==> flow/design.v (excerpt) <==
module pixel_generation(
    input clk,                               
    input reset,                             
    input video_on,                          
    input [9:0] x, y,    
    input KEY_UP, KEY_DOWN, KEY_LEFT, KEY_RIGHT,
    output reg [11:0] rgb                    
    );
    reg [1:0] direction;
    reg [1:0] game_state;
    reg [1:0] lives_rem;
    reg game_result;
    reg [1:0] gs;                            
    reg gr;                                  
    parameter X_MAX = 639;                   
    parameter Y_MAX = 479;                   
    parameter SQ_RGB = 12'h00F;              
    parameter BG_RGB = 12'h000;              
    parameter SQUARE_SIZE = 32;              
    parameter SQUARE_VELOCITY_POS = 1;           
    parameter SQUARE_VELOCITY_NEG = 1;
    parameter RECT_RGB = 12'hFFF;
    parameter FLAG_RGB = 12'hF00;
    parameter FLAG_STICK_RGB = 12'hFF0;
    parameter GAME_OVER_RGB = 12'hF0F;
  ...
For scale: roughly 1800 cells after synthesis, roughly 34 flip-flops, roughly 39 I/O pins.
clock: 9.57 ns
lec_check: 0
cap_margin: 35
cell_pad_in_sites_global_placement: 1
core_aspect_ratio: 0.91
core_margin: 2
core_utilization: 40
cts_cluster_diameter: 122
cts_cluster_size: 44
hold_slack_margin: -0.01
setup_slack_margin: -0.73
slew_margin: 20
tns_end_percent: 55
run.sh (not shown) runs the stock make flow with config.mk's settings and CLKGATE_MAP_FILE=.
Change:
Settings changed: CAP_MARGIN 35 to 20, CELL_PAD_IN_SITES_GLOBAL_PLACEMENT 1 to default, CORE_ASPECT_RATIO 0.91 to default, CTS_CLUSTER_DIAMETER 122 to default, CTS_CLUSTER_SIZE 44 to default, HOLD_SLACK_MARGIN -0.01 to default, SETUP_SLACK_MARGIN -0.73 to 2.45, TNS_END_PERCENT 55 to default.
Clock period 9.57 ns to 8.71 ns, I/O delays scaled along.
Outcome:
- global-route usage went down by 3.4 points
- clock-buffer cell count went up by 1
- cell area went up by 6.5%
- critical path depth does not change
- worst setup slack gains 1700 ps

Setup of build 31:
pixel_generation again, from the RTL that the note above started with.
Settings: LEC_CHECK=0, ABC_AREA=1, CAP_MARGIN=15, CORE_MARGIN=7, CORE_UTILIZATION=72, CTS_CLUSTER_DIAMETER=398, CTS_CLUSTER_SIZE=72, MAX_ROUTING_LAYER=met4, MIN_ROUTING_LAYER=met1, PLACE_DENSITY=0.37, SETUP_SLACK_MARGIN=-0.14, SLEW_MARGIN=0, TNS_END_PERCENT=100; clock period 4.13 ns.
Status: build 31 FAILED at global routing (5_1_grt) (tool error)
Setup changes, build 31 to build 22
Settings: a change of CAP_MARGIN from 15 to 20; a change of SLEW_MARGIN from 0 to 20; a deleted ABC_AREA that had been 1; a change of CORE_MARGIN from 7 to 2; a deleted SETUP_SLACK_MARGIN that had been -0.14; a deleted PLACE_DENSITY that had been 0.37; a deleted CTS_CLUSTER_SIZE that had been 72; a deleted TNS_END_PERCENT that had been 100; a deleted CTS_CLUSTER_DIAMETER that had been 398; a deleted MIN_ROUTING_LAYER that had been met1; a deleted MAX_ROUTING_LAYER that had been met4; a change of CORE_UTILIZATION from 72 to 57; a change of the clock period (ns, I/O delays scaled along) from 4.13 to 8.35.
==> results <==
- Build 22: no failed stages, no open violations at the end
- Build 22 against build 31: net count after synthesis -507, chip area line of the yosys report +1.9%, summed instance area of the synthesized netlist +about 2%.
Relative to build 22, the following input files were edited for build 3:
Settings: a change of CORE_UTILIZATION from 57 to 40; a change of the clock period (ns, I/O delays scaled along) from 8.35 to 8.71.
[summary]
- Build 3 closes out successfully: all stages finished, all timing, DRC and antenna checks passed.
- Re width of the die: build 3 and build 22 aren't equal, and the lower value belongs to build 22.
- Taking build 22 as the reference, in build 3 number of non-filler instances in the completed layout increased by about 6% relative to the old numbers, maximum fanout along the worst path decreased by 1 relative to the old numbers, fraction of area in registers closely matched the old numbers.
- Initial standard-cell utilization of the core in build 3 is 17 points lower than in build 22
Modified inputs, build 44 compared to build 3
Settings: a change of the clock period (ns, I/O delays scaled along) from 8.71 to 10.0.
## What came out
Taking build 3 as the reference, in build 44 wire length saw a decrease; total inserted antenna cells saw little to no change; transition at the pin with the smallest max-transition slack saw an increase.
Diff build 44..build 3 | register share of the cell area | negligible
Diff build 3 and build 44: first-pass GRT wire length higher in build 3
Build 44 reports its top metal layer carrying routed signals as met5 while build 3 reports met4.
Summary of build 44 over build 3: share of the clock period used by the worst path after layout now sits lower, total cell area at the placement stage now sits lower, design area now sits lower.
The inputs of build 4 differ from those of build 44 as listed below.
Settings: a change of CORE_UTILIZATION from 40 to 66; a change of the clock period (ns, I/O delays scaled along) from 10.0 to 8.18.
## What came out
Build 4 finished end to end and its layout was clean on timing, DRC and antenna. Relative to build 44, area overhead of the layout relative to synthesis has decreased by 0.92 points in build 4. Against build 44 as the reference, build 4 delivers a higher global-route usage. Clock latency on the worst-skew pair essentially unchanged between build 44 and build 4. Tap cell count in build 4 is 159 lower than in build 44.

Setup of run A:
pixel_generation again, from the RTL that the note above started with.
Settings: LEC_CHECK=0, ABC_AREA=1, CAP_MARGIN=15, CORE_ASPECT_RATIO=1.39, CORE_MARGIN=2, CORE_UTILIZATION=72, CTS_CLUSTER_DIAMETER=391, CTS_CLUSTER_SIZE=10, HOLD_SLACK_MARGIN=0.29, SLEW_MARGIN=20, TNS_END_PERCENT=10; clock period 4.52 ns.
Status: run A FAILED at 5_1_grt (tool error)
### run A -> run B
Settings: a deleted TNS_END_PERCENT that had been 10; a deleted CORE_ASPECT_RATIO that had been 1.39; a change of CAP_MARGIN from 15 to 20; a deleted CTS_CLUSTER_SIZE that had been 10; a deleted ABC_AREA that had been 1; a deleted HOLD_SLACK_MARGIN that had been 0.29; a change of CORE_UTILIZATION from 72 to 60; a deleted CTS_CLUSTER_DIAMETER that had been 391; a change of the clock period (ns, I/O delays scaled along) from 4.52 to 5.0.
### Flow results
Status: fraction of the yosys area taken by sequential cells parity (run A, run B)
Against run A, placed cell area in run B rose by a few percent.
Finished, but not clean: run B, with setup timing.
As the logs show, run A stopped at 5_1_grt after a tool error, so it never reached the end of the flow.
Number of input and output port buffers inserted: run B vs run A identical
The die of run B is larger than the one used in run A.
Max average instance area after synthesis across run B and run A: run B
Adder-cell area share of the yosys netlist delta (run A -> run B): insignificant
The effective utilization at floorplan number comes out lower for run B vs run A.
For run C, these inputs were changed with respect to run B:
Settings: changing CORE_UTILIZATION from 60 to 58; changing the clock period (ns, I/O delays scaled along) from 5.0 to 8.23.
==> comparison <==
Run C | status: complete | timing, DRC, antenna: pass
Delta (run C minus run B): tap cell instance count has increased, fraction of the cycle the final worst path needs saw a decrease.
Run C vs run B, number of buffers and inverters on the critical path went down by 1.

job 101:
Starting RTL as in the previous note.
Settings: LEC_CHECK=0, CAP_MARGIN=15, CELL_PAD_IN_SITES_GLOBAL_PLACEMENT=1, CORE_ASPECT_RATIO=0.91, CORE_MARGIN=2, CORE_UTILIZATION=40, CTS_CLUSTER_DIAMETER=270, CTS_CLUSTER_SIZE=44, HOLD_SLACK_MARGIN=-0.01, PLACE_DENSITY_LB_ADDON=0.13, SETUP_SLACK_MARGIN=-0.73, SLEW_MARGIN=20, TNS_END_PERCENT=55; clock period 9.57 ns.
The following lists how job 102 was set up differently from job 101:
- CORE_UTILIZATION now 66, was 40
- TNS_END_PERCENT no longer set, was 55
- CELL_PAD_IN_SITES_GLOBAL_PLACEMENT no longer set, was 1
- CAP_MARGIN now 20, was 15
- HOLD_SLACK_MARGIN no longer set, was -0.01
- CTS_CLUSTER_DIAMETER no longer set, was 270
- PLACE_DENSITY_LB_ADDON no longer set, was 0.13
- MAX_ROUTING_LAYER now met4, previously not set
- CTS_CLUSTER_SIZE no longer set, was 44
- SETUP_SLACK_MARGIN no longer set, was -0.73
- CORE_ASPECT_RATIO no longer set, was 0.91
- the clock period (ns, I/O delays scaled along) now 9.58, was 9.57
Results
Going from job 101 to job 102, design area decreased by 2.0% relative to the old numbers, area enclosed by the die boundary decreased by 39% relative to the old numbers, first-pass GRT wire length decreased by 11000 um relative to the old numbers, met3 usage in global routing increased by 11 points relative to the old numbers.
Job 102 vs. job 101: minimum setup slack after placement shows an increase of 0.41 ns; number of ordinary and repair buffers in the finished layout down about 11%.
Job 102 against job 101: placed standard-cell area fell by about 2%.
Job 102 vs job 101 — global routing usage on met2 rose 21 points.
Critical path startpoint: y[4] -> job 102, x[2] -> job 101
Relative to job 102, the following input files were edited for job 103:
- setting CTS_CLUSTER_DIAMETER to 398 for the first time
- setting CTS_CLUSTER_SIZE to 99 for the first time
- removing MAX_ROUTING_LAYER (formerly met4)
- changing the clock period (ns, I/O delays scaled along) from 9.58 to 7.29
Results
Measured against each other, job 102 and job 103 differ in utilization, the lower figure coming from job 102.
Worst hold slack: job 103 better than job 102
On required time of the critical path, the higher figure sits with job 102, not job 103.
For job 103, the timing startpoint of the critical path was y[8], unlike job 102, where it was y[4].
Job 103 against job 102; count of plain and timing-repair buffers in the layout is up by more than a quarter.
Relative to job 103, the following input files were edited for job 104:
- swapping 66 for 72 in CORE_UTILIZATION
- putting PLACE_DENSITY at 0.83 where nothing was set
- putting TNS_END_PERCENT at 10 where nothing was set
==> results <==
Proportion of cell area occupied by registers: job 104 vs job 103, no meaningful difference. Reported for job 104 and job 103, flop count turned out identical to the last digit. In the metrics for job 104 and job 103, the one carrying the lower core utilization is job 103. As far as number of register bits inferred by synthesis goes, job 103 and job 104 are indistinguishable; the numbers are identical. Slack of the critical path: job 104 vs job 103 down 0.10 ns.

Starting RTL as in the previous note.
## pixel_generation
module pixel_generation(
    input clk,                               
    input reset,                             
    input video_on,                          
    input [9:0] x, y,    
    input KEY_UP, KEY_DOWN, KEY_LEFT, KEY_RIGHT,
    output reg [11:0] rgb                    
    );
export LEC_CHECK = 0
export CAP_MARGIN = 0
export CELL_PAD_IN_SITES_GLOBAL_PLACEMENT = 1
export CORE_ASPECT_RATIO = 0.52
export CORE_MARGIN = 7
export CORE_UTILIZATION = 20
export CTS_CLUSTER_DIAMETER = 247
export GPL_TIMING_DRIVEN = 0
export HOLD_SLACK_MARGIN = 0.18
export MAX_ROUTING_LAYER = met4
export MIN_ROUTING_LAYER = met1
export SETUP_SLACK_MARGIN = 1.52
export SLEW_MARGIN = 20
export TNS_END_PERCENT = 20
create_clock -name core_clock -period 6.62 [get_ports {clk}]
The first run completed with no timing, DRC or antenna violations.
Rerun with:
ABC_AREA = 1   (was default)
CAP_MARGIN = 20   (was 0)
CELL_PAD_IN_SITES_GLOBAL_PLACEMENT = 2   (was 1)
CORE_ASPECT_RATIO = 1.93   (was 0.52)
CORE_UTILIZATION = 43   (was 20)
CTS_CLUSTER_SIZE = 100   (was default)
GPL_TIMING_DRIVEN = default   (was 0)
HOLD_SLACK_MARGIN = default   (was 0.18)
PLACE_DENSITY_LB_ADDON = 0.08   (was default)
SETUP_SLACK_MARGIN = 1.15   (was 1.52)
TNS_END_PERCENT = 5   (was 20)
What happened:
- worst setup slack improves by 290 ps
- register-to-register slack improves by 1100 ps
- synthesized cell count rose by 28%
- via count fell by 1.6%
- non-clock buffer count fell by 186
- final cell count fell by 1.3%
- utilization rose by 23 points
- hold slack degrades by 39 ps
- final area fell by 16%
- die area fell by 52%
Rerun with:
ABC_AREA = default   (was 1)
CELL_PAD_IN_SITES_GLOBAL_PLACEMENT = default   (was 2)
CORE_ASPECT_RATIO = default   (was 1.93)
CORE_MARGIN = 2   (was 7)
CORE_UTILIZATION = 70   (was 43)
CTS_CLUSTER_DIAMETER = default   (was 247)
CTS_CLUSTER_SIZE = default   (was 100)
MIN_ROUTING_LAYER = default   (was met1)
SETUP_SLACK_MARGIN = 2.74   (was 1.15)
TNS_END_PERCENT = default   (was 5)
clock period = 9.58 ns   (was 6.62 ns; I/O delays follow)
Wire length falls by 22%.
Global-route usage rises by 15 points.
Clock-buffer cell count falls by 2.
Area after synthesis rises by about 2%.
Final area falls by about 5.4%.
Worst setup slack improves by 1700 ps.

pixel_generation again, from the RTL that the note above started with.
==> flow/design.v (excerpt) <==
module pixel_generation(
    input clk,                               
    input reset,                             
    input video_on,                          
    input [9:0] x, y,    
    input KEY_UP, KEY_DOWN, KEY_LEFT, KEY_RIGHT,
    output reg [11:0] rgb                    
    );
    reg [1:0] direction;
    reg [1:0] game_state;
    reg [1:0] lives_rem;
    reg game_result;
    reg [1:0] gs;                            
    reg gr;                                  
    parameter X_MAX = 639;                   
    parameter Y_MAX = 479;                   
    parameter SQ_RGB = 12'h00F;              
    parameter BG_RGB = 12'h000;              
    parameter SQUARE_SIZE = 32;              
    parameter SQUARE_VELOCITY_POS = 1;           
    parameter SQUARE_VELOCITY_NEG = 1;
    parameter RECT_RGB = 12'hFFF;
    parameter FLAG_RGB = 12'hF00;
    parameter FLAG_STICK_RGB = 12'hFF0;
    parameter GAME_OVER_RGB = 12'hF0F;
    parameter GAME_START_RGB = 12'h000;
    parameter START_RGB = 12'hFFF;
    parameter WON_RGB = 12'hFFF;
    parameter LOST_RGB = 12'hFFF;
    parameter LIVES_RGB = 12'hF0F;
    wire refresh_tick;
    assign refresh_tick = ((y == 481) && (x == 0)) ? 1 : 0;
    wire [9:0] sq_x_l, sq_x_r;               
    wire [9:0] sq_y_t, sq_y_b;               
    reg [9:0] sq_x_reg, sq_y_reg;            
    wire [9:0] sq_x_next, sq_y_next;         
    reg [9:0] x_delta_reg, y_delta_reg;      
    reg [9:0] x_delta_next, y_delta_next;    
    always @(posedge clk or posedge reset)
        if(reset) begin
            sq_x_reg <= 0;
            sq_y_reg <= 430;
            x_delta_reg <= SQUARE_VELOCITY_POS;
            y_delta_reg <= SQUARE_VELOCITY_POS;
            direction <= 2'b00;
            game_state <= 2'b00;
            lives_rem <= 2'b11;
            game_result <= 1'b0;
        end
        else begin
            gs = game_state;
            gr = game_result;
            if (gs == 2'b00 && KEY_UP) gs = 2'b01;
            if (gs == 2'b10 && KEY_UP) begin
                gs = 2'b00;
                lives_rem  <= 2'b11;
            end
            if (gs == 2'b01) begin
            if (gs == 2'b01) begin
  ...
clock: 9.97 ns
lec_check: 0
cap_margin: 20
cell_pad_in_sites_detail_placement: 1
core_aspect_ratio: 1.26
core_margin: 4
core_utilization: 62
cts_cluster_diameter: 118
cts_cluster_size: 66
gpl_routability_driven: 0
min_routing_layer: met2
place_density_lb_addon: 0.03
setup_slack_margin: -0.83
slew_margin: 40
The starting point died in 5_1_grt with GRT-0116.
==> next run, changes <==
CELL_PAD_IN_SITES_DETAIL_PLACEMENT = default   (was 1)
CORE_ASPECT_RATIO = default   (was 1.26)
CORE_MARGIN = 2   (was 4)
CORE_UTILIZATION = 40   (was 62)
CTS_CLUSTER_DIAMETER = default   (was 118)
CTS_CLUSTER_SIZE = 44   (was 66)
GPL_ROUTABILITY_DRIVEN = default   (was 0)
HOLD_SLACK_MARGIN = -0.01   (was default)
MIN_ROUTING_LAYER = default   (was met2)
PLACE_DENSITY_LB_ADDON = default   (was 0.03)
SETUP_SLACK_MARGIN = default   (was -0.83)
SLEW_MARGIN = 20   (was 40)
clock period = 10.0 ns   (was 9.97 ns; I/O delays follow)
Outcome: This time the run passed the timing, design-rule and antenna checks. Die size climbs by 45%. Area after synthesis does not change. Synthesized cell count is unchanged.

Starting RTL as in the previous note.
Settings: LEC_CHECK=0, CAP_MARGIN=20, CORE_MARGIN=2, CORE_UTILIZATION=72, CTS_CLUSTER_SIZE=21, PLACE_DENSITY_LB_ADDON=0.0, SLEW_MARGIN=20, TNS_END_PERCENT=5; clock period 4.89 ns.
The starting point did not get past 5_1_grt.
Next try:
--- a/flow/config.mk
+++ b/flow/config.mk
@@ -8,7 +8,5 @@
 export CAP_MARGIN = 20
 export CORE_MARGIN = 2
-export CORE_UTILIZATION = 72
+export CORE_UTILIZATION = 68
 export CTS_CLUSTER_SIZE = 21
-export PLACE_DENSITY_LB_ADDON = 0.0
 export SLEW_MARGIN = 20
-export TNS_END_PERCENT = 5
=>
- The changed run finished but fails on negative setup slack
- synthesized area stays the same
- die area increases by 5.7%
- synthesized cell count is unchanged
